==> inputs of try-ember <==
==> flow/design.v <==
module ALU (A, B, ALU_Sel, ALU_Out, Carryout, Overflow);
parameter ADD  = 0;
parameter SUB  = 1;
parameter MUL_HIGH = 2;
parameter MUL_LOW = 3;
input [31:0] A;
input [31:0] B;
input [3:0] ALU_Sel;
output [31:0] ALU_Out;
output Carryout;
output Overflow;
reg[31:0] ALU_32Result;
reg[63:0] ALU_64Result;
always @(*)
begin
    ALU_32Result = 32'h00000000;
    ALU_64Result = 64'h0000000000000000;
    case(ALU_Sel)
        ADD:        ALU_32Result = A + B;
        SUB:        ALU_32Result = A - B;
        MUL_HIGH:	ALU_64Result = A * B;
        MUL_LOW:	ALU_64Result = A * B;
        default:
        begin
            ALU_32Result = 32'h00000000;
            ALU_64Result = 64'h0000000000000000;
        end
    endcase
end
assign ALU_Out = (ALU_Sel == MUL_LOW)? ALU_64Result[31:0]: (ALU_Sel == MUL_HIGH)? ALU_64Result[63:32]:ALU_32Result[31:0];
assign Carryout = 1'b0;
assign Overflow = 1'b0;
endmodule
module alu_top (
    input             clk,
    input      [31:0] A,
    input      [31:0] B,
    input      [3:0]  ALU_Sel,
    output reg [31:0] ALU_Out,
    output reg        Carryout,
    output reg        Overflow
);
reg [31:0] a_q, b_q;
reg [3:0]  sel_q;
wire [31:0] out_d;
wire        carry_d, ovf_d;
ALU u_alu (
    .A(a_q), .B(b_q), .ALU_Sel(sel_q),
    .ALU_Out(out_d), .Carryout(carry_d), .Overflow(ovf_d)
);
always @(posedge clk) begin
    a_q      <= A;
    b_q      <= B;
    sel_q    <= ALU_Sel;
    ALU_Out  <= out_d;
    Carryout <= carry_d;
    Overflow <= ovf_d;
end
endmodule
==> flow/run.sh <==
#!/bin/bash
# the make line also repeats each setting of config.mk as NAME=value (left out here)
make -C /OpenROAD-flow-scripts/flow DESIGN_CONFIG=/design/flow/config.mk WORK_HOME=/design/flow/orfs CLKGATE_MAP_FILE= finish
==> flow/config.mk <==
export PLATFORM = sky130hd
export DESIGN_NAME = alu_top
export DESIGN_NICKNAME = alu_top
export VERILOG_FILES = /design/flow/design.v
export SDC_FILE = /design/flow/constraint.sdc
export NUM_CORES = 4
export LEC_CHECK = 0
export ABC_AREA = 1
export CAP_MARGIN = 15
export CORE_ASPECT_RATIO = 1.03
export CORE_MARGIN = 2
export CORE_UTILIZATION = 55
export CTS_CLUSTER_DIAMETER = 330
export CTS_CLUSTER_SIZE = 11
export GPL_ROUTABILITY_DRIVEN = 0
export MIN_ROUTING_LAYER = met1
export PLACE_DENSITY = 0.6
export SLEW_MARGIN = 20
export TNS_END_PERCENT = 15
==> flow/constraint.sdc <==
create_clock -name core_clock -period 10.2 [get_ports {clk}]
set_input_delay 2.0400 -clock core_clock [delete_from_list [all_inputs] [get_ports {clk}]]
set_output_delay 2.0400 -clock core_clock [all_outputs]
set_load 0.01 [all_outputs]
==> inputs of try-fjord, as changes to try-ember <==
==> flow/config.mk (replaced) <==
export PLATFORM = sky130hd
export DESIGN_NAME = alu_top
export DESIGN_NICKNAME = alu_top
export VERILOG_FILES = /design/flow/design.v
export SDC_FILE = /design/flow/constraint.sdc
export NUM_CORES = 4
export LEC_CHECK = 0
export CAP_MARGIN = 15
export CORE_ASPECT_RATIO = 1.03
export CORE_MARGIN = 2
export CORE_UTILIZATION = 72
export CTS_CLUSTER_SIZE = 50
export GPL_ROUTABILITY_DRIVEN = 1
export HOLD_SLACK_MARGIN = -0.04
export MIN_ROUTING_LAYER = met1
export PLACE_DENSITY = 0.64
export SETUP_SLACK_MARGIN = -0.21
export SLEW_MARGIN = 20
export TNS_END_PERCENT = 75
==> flow/constraint.sdc (replaced) <==
create_clock -name core_clock -period 6.67 [get_ports {clk}]
set_input_delay 1.3340 -clock core_clock [delete_from_list [all_inputs] [get_ports {clk}]]
set_output_delay 1.3340 -clock core_clock [all_outputs]
set_load 0.01 [all_outputs]
==> inputs of try-pepper, as changes to try-ember <==
==> flow/config.mk (replaced) <==
export PLATFORM = sky130hd
export DESIGN_NAME = alu_top
export DESIGN_NICKNAME = alu_top
export VERILOG_FILES = /design/flow/design.v
export SDC_FILE = /design/flow/constraint.sdc
export NUM_CORES = 4
export LEC_CHECK = 0
export CAP_MARGIN = 20
export CORE_MARGIN = 2
export CORE_UTILIZATION = 40
export SLEW_MARGIN = 20
==> flow/constraint.sdc (replaced) <==
create_clock -name core_clock -period 8.62 [get_ports {clk}]
set_input_delay 1.7240 -clock core_clock [delete_from_list [all_inputs] [get_ports {clk}]]
set_output_delay 1.7240 -clock core_clock [all_outputs]
set_load 0.01 [all_outputs]
==> inputs of try-tundra, as changes to try-ember <==
==> flow/config.mk (replaced) <==
export PLATFORM = sky130hd
export DESIGN_NAME = alu_top
export DESIGN_NICKNAME = alu_top
export VERILOG_FILES = /design/flow/design.v
export SDC_FILE = /design/flow/constraint.sdc
export NUM_CORES = 4
export LEC_CHECK = 0
export CAP_MARGIN = 20
export CORE_MARGIN = 2
export CORE_UTILIZATION = 33
export SLEW_MARGIN = 20
==> flow/constraint.sdc (replaced) <==
create_clock -name core_clock -period 8.62 [get_ports {clk}]
set_input_delay 1.7240 -clock core_clock [delete_from_list [all_inputs] [get_ports {clk}]]
set_output_delay 1.7240 -clock core_clock [all_outputs]
set_load 0.01 [all_outputs]
==> comparison <==
Against try-pepper, the clock skew of try-fjord is lower by 0.0016 ns.
Synthesized cell count is the same in try-pepper and try-tundra.
The highest fmax belongs to try-ember, the lowest to try-tundra.
In try-fjord the register-to-register slack is worse than in try-tundra, by 1.5 ns.
Sequential share of layout area: try-pepper > try-tundra > try-ember > try-fjord.
Flip-flop count is the same in try-tundra and try-fjord.
try-pepper passed the timing, DRC and antenna checks. try-tundra passed the timing, DRC and antenna checks. try-ember completed without violations. try-fjord ran to the end with violations: setup timing.
Wire length, lowest first: try-pepper, try-tundra, try-ember, try-fjord.
Area after synthesis: try-pepper is lower than try-ember (about 7%).

* * *

==> inputs of job 5981 <==
RTL: the design.v shown in full above, as it stands there.
clock: 10.2 ns
lec_check: 0
cap_margin: 15
cell_pad_in_sites_detail_placement: 2
core_aspect_ratio: 1.03
core_margin: 2
core_utilization: 55
gpl_routability_driven: 0
min_routing_layer: met1
place_density_lb_addon: 0.2
slew_margin: 20
tns_end_percent: 50
run.sh (not shown) runs the stock make flow with config.mk's settings and CLKGATE_MAP_FILE=.
==> inputs of job 4426, as changes to job 5981 <==
==> flow/config.mk (replaced) <==
export PLATFORM = sky130hd
export DESIGN_NAME = alu_top
export DESIGN_NICKNAME = alu_top
export VERILOG_FILES = /design/flow/design.v
export SDC_FILE = /design/flow/constraint.sdc
export NUM_CORES = 4
export LEC_CHECK = 0
export CAP_MARGIN = 15
export CORE_ASPECT_RATIO = 1.03
export CORE_MARGIN = 2
export CORE_UTILIZATION = 72
export CTS_CLUSTER_SIZE = 39
export GPL_ROUTABILITY_DRIVEN = 1
export HOLD_SLACK_MARGIN = 0.28
export MIN_ROUTING_LAYER = met1
export PLACE_DENSITY = 0.64
export SLEW_MARGIN = 20
export TNS_END_PERCENT = 15
==> flow/constraint.sdc (replaced) <==
create_clock -name core_clock -period 6.79 [get_ports {clk}]
set_input_delay 1.3580 -clock core_clock [delete_from_list [all_inputs] [get_ports {clk}]]
set_output_delay 1.3580 -clock core_clock [all_outputs]
set_load 0.01 [all_outputs]
==> inputs of job 5811, as changes to job 5981 <==
==> flow/config.mk (replaced) <==
export PLATFORM = sky130hd
export DESIGN_NAME = alu_top
export DESIGN_NICKNAME = alu_top
export VERILOG_FILES = /design/flow/design.v
export SDC_FILE = /design/flow/constraint.sdc
export NUM_CORES = 4
export LEC_CHECK = 0
export CAP_MARGIN = 20
export CORE_MARGIN = 2
export CORE_UTILIZATION = 40
export SLEW_MARGIN = 20
==> flow/constraint.sdc (replaced) <==
create_clock -name core_clock -period 9.0 [get_ports {clk}]
set_input_delay 1.8000 -clock core_clock [delete_from_list [all_inputs] [get_ports {clk}]]
set_output_delay 1.8000 -clock core_clock [all_outputs]
set_load 0.01 [all_outputs]
==> results.tsv <==
stage	metric	value	unit
status	status	complete, but fails checks	
status	Fail Reasons	negative setup slack	
die	row count	85	
die	fp util	73.05	%
die	Core ar.	52430	um^2
die	die area	55060	um^2
final_timing	post-route setup slack	-637.4	ps
run	max_cap viols	0	
global_routing	gr busiest metal	met2	
final_timing	final number of setup-violating endpoints	32	
die	Die X	231.3	um
worst_setup_path	Register-to-Register Path Depth	26	
yosys	yosys cell count	4257	
That was job 4426.
==> results.tsv <==
stage	metric	value	unit
yosys	yosys cell count	4257	
die	Core ar.	95010	um^2
worst_setup_path	Register-to-Register Path Depth	20	
die	fp util	40.31	%
die	row count	113	
final_timing	final number of setup-violating endpoints	0	
final_timing	post-route setup slack	533.3	ps
run	max_cap viols	0	
status	status	complete, no violations	
That was job 5811.
==> results.tsv <==
stage	metric	value	unit
status	status	aborted with a tool error	
status	last step reached	detailed placement (3_5_place_dp)	
status	tool error	[ERROR DPL-0033] detailed placement checks failed during check placement.	
yosys	Mux area share	0.2875	%
yosys	Post-synth EDFFs	0	
yosys	Post-Syn Area	38300	um^2
die	row count	98	
yosys	simple share	17.59	%
die	Core ar.	69160	um^2
die	Die X	264.0	um
die	die area	71760	um^2
yosys	Post-Syn Area per Cell	8.997	um^2
die	fp util	55.38	%
yosys	top cells by count	inv_1 (899), fa_1 (897), and2_1 (580)	
yosys	most common cell in the netlist	inv_1	
yosys	yosys cell count	4257	
That was job 5981.

* * *

==> inputs of run a <==
RTL: the design.v shown in full above, as it stands there.
export LEC_CHECK = 0
export CAP_MARGIN = 15
export CORE_ASPECT_RATIO = 0.54
export CORE_MARGIN = 2
export CORE_UTILIZATION = 72
export GPL_ROUTABILITY_DRIVEN = 1
export HOLD_SLACK_MARGIN = -0.04
export MIN_ROUTING_LAYER = met1
export PLACE_DENSITY = 0.64
export SETUP_SLACK_MARGIN = 1.68
export SLEW_MARGIN = 20
export TNS_END_PERCENT = 75
create_clock -name core_clock -period 6.67 [get_ports {clk}]
==> run b: changes against run a <==
CORE_ASPECT_RATIO = 1.03   (was 0.54)
CORE_UTILIZATION = 55   (was 72)
GPL_ROUTABILITY_DRIVEN = 0   (was 1)
HOLD_SLACK_MARGIN = unset   (was -0.04)
PLACE_DENSITY = 0.6   (was 0.64)
SETUP_SLACK_MARGIN = unset   (was 1.68)
TNS_END_PERCENT = 15   (was 75)
==> flow/constraint.sdc (replaced) <==
create_clock -name core_clock -period 10.2 [get_ports {clk}]
set_input_delay 2.0400 -clock core_clock [delete_from_list [all_inputs] [get_ports {clk}]]
set_output_delay 2.0400 -clock core_clock [all_outputs]
set_load 0.01 [all_outputs]
==> run c: changes against run a <==
CAP_MARGIN = 20   (was 15)
CORE_ASPECT_RATIO = 0.5   (was 0.54)
CTS_CLUSTER_DIAMETER = 323   (was unset)
CTS_CLUSTER_SIZE = 100   (was unset)
GPL_ROUTABILITY_DRIVEN = unset   (was 1)
HOLD_SLACK_MARGIN = unset   (was -0.04)
MIN_ROUTING_LAYER = unset   (was met1)
PLACE_DENSITY = unset   (was 0.64)
SETUP_SLACK_MARGIN = unset   (was 1.68)
TNS_END_PERCENT = unset   (was 75)
==> flow/constraint.sdc (replaced) <==
create_clock -name core_clock -period 6.12 [get_ports {clk}]
set_input_delay 1.2240 -clock core_clock [delete_from_list [all_inputs] [get_ports {clk}]]
set_output_delay 1.2240 -clock core_clock [all_outputs]
set_load 0.01 [all_outputs]
==> run d: changes against run a <==
CAP_MARGIN = 20   (was 15)
CORE_ASPECT_RATIO = unset   (was 0.54)
CORE_UTILIZATION = 68   (was 72)
CTS_CLUSTER_SIZE = 100   (was unset)
GPL_ROUTABILITY_DRIVEN = unset   (was 1)
HOLD_SLACK_MARGIN = unset   (was -0.04)
MIN_ROUTING_LAYER = unset   (was met1)
PLACE_DENSITY = unset   (was 0.64)
SETUP_SLACK_MARGIN = unset   (was 1.68)
TNS_END_PERCENT = unset   (was 75)
==> flow/constraint.sdc (replaced) <==
create_clock -name core_clock -period 6.12 [get_ports {clk}]
set_input_delay 1.2240 -clock core_clock [delete_from_list [all_inputs] [get_ports {clk}]]
set_output_delay 1.2240 -clock core_clock [all_outputs]
set_load 0.01 [all_outputs]
==> reports/metrics.sh <==
TAPCELLCOUNT=900
STATUS='timing/DRC/antenna clean'
SLOWEST_STAGE='sky130_fd_sc_hd__dfxtp_1'
That was run b.
==> reports/metrics.sh <==
STATUS='complete, but fails checks'
TAPCELLCOUNT=748
SLOWEST_STAGE='sky130_fd_sc_hd__fa_2'
PORTBUFFERS=100
REPORT.FINAL.SETUP_VIOL=32
SYNTH.TOP_CELL.AREA_SHARE=0.469
FAILED_CHECKS='setup timing'
MIN_SETUP_SLACK_POST_ROUTE_NS=-1.32
That was run d.
==> reports/metrics.sh <==
STATUS='complete, but fails checks'
TAPCELLCOUNT=704
FAILED_CHECKS='setup timing'
MIN_SETUP_SLACK_POST_ROUTE_NS=-0.874
SLOWEST_STAGE='sky130_fd_sc_hd__fa_2'
REPORT.FINAL.SETUP_VIOL=32
That was run a.
==> reports/metrics.sh <==
COREAREA_SQ_MM=0.0523
STATUS='aborted with a tool error'
YS_CELLS=4257
PORTBUFFERS=100
LAST-STAGE-REACHED='global routing'
PLACE.DETAILED.HPWL_UM=104000
YS_DOMINANT_REG_CELL='sky130_fd_sc_hd__dfxtp_1'
That was run c.

* * *

==> inputs of trial 80 <==
// alu_top: RTL as listed in full above, without the edits since
export LEC_CHECK = 0
export CAP_MARGIN = 40
export CORE_ASPECT_RATIO = 0.72
export CORE_MARGIN = 2
export CORE_UTILIZATION = 36
export CTS_CLUSTER_DIAMETER = 90
export GPL_ROUTABILITY_DRIVEN = 0
export GPL_TIMING_DRIVEN = 1
export HOLD_SLACK_MARGIN = 0.0
export MIN_ROUTING_LAYER = met2
export PLACE_DENSITY = 0.38
export SETUP_SLACK_MARGIN = -0.16
export SLEW_MARGIN = 20
export TNS_END_PERCENT = 55
create_clock -name core_clock -period 8.71 [get_ports {clk}]
==> trial 94: changes against trial 80 <==
==> flow/config.mk (replaced) <==
export PLATFORM = sky130hd
export DESIGN_NAME = alu_top
export DESIGN_NICKNAME = alu_top
export VERILOG_FILES = /design/flow/design.v
export SDC_FILE = /design/flow/constraint.sdc
export NUM_CORES = 4
export LEC_CHECK = 0
export CAP_MARGIN = 20
export CORE_MARGIN = 2
export CORE_UTILIZATION = 72
export CTS_CLUSTER_SIZE = 50
export PLACE_DENSITY = 0.64
export SETUP_SLACK_MARGIN = 1.96
export SLEW_MARGIN = 20
==> flow/constraint.sdc (replaced) <==
create_clock -name core_clock -period 6.73 [get_ports {clk}]
set_input_delay 1.3460 -clock core_clock [delete_from_list [all_inputs] [get_ports {clk}]]
set_output_delay 1.3460 -clock core_clock [all_outputs]
set_load 0.01 [all_outputs]
==> comparison table <==
Run status: trial 94 finished with violations; trial 80 finished with violations
Layout check failures: trial 94 setup timing; trial 80 setup timing
Final core utilization: trial 94 88.0%; trial 80 40.1%
Final total negative setup slack: trial 94 -19.72 ns; trial 80 -0.0101 ns
TAP cells: trial 94 688; trial 80 1390
Number of cell rows: trial 94 84; trial 80 101
Placed insts: trial 94 5268; trial 80 5685
Pre-antenna DRT Iters: trial 94 6; trial 80 8
Largest net degree at the start of global routing: trial 94 36; trial 80 37
Detailed-routed wire length on met3: trial 94 14500 µm; trial 80 70200 µm
WP depth: trial 94 28; trial 80 27
Detailed-route vias per instance: trial 94 6.12; trial 80 6.90
Max_slew headroom: trial 94 40.4%; trial 80 36.4%
Number of global-route vias before repair: trial 94 35000; trial 80 49100
Slew at the pin closest to its max-slew limit: trial 94 0.894 ns; trial 80 0.953 ns
Largest clock skew in the final design: trial 94 0.0327 ns; trial 80 0.0311 ns
Die Footprint: trial 94 0.0551 mm²; trial 80 0.109 mm²
Slowest library cell on the worst path: trial 94 sky130_fd_sc_hd__fa_1; trial 80 sky130_fd_sc_hd__dfxtp_1
Flop-to-flop setup slack: trial 94 -0.84 ns; trial 80 -0.01 ns
Count of clock buffers in the final design: trial 94 10; trial 80 9
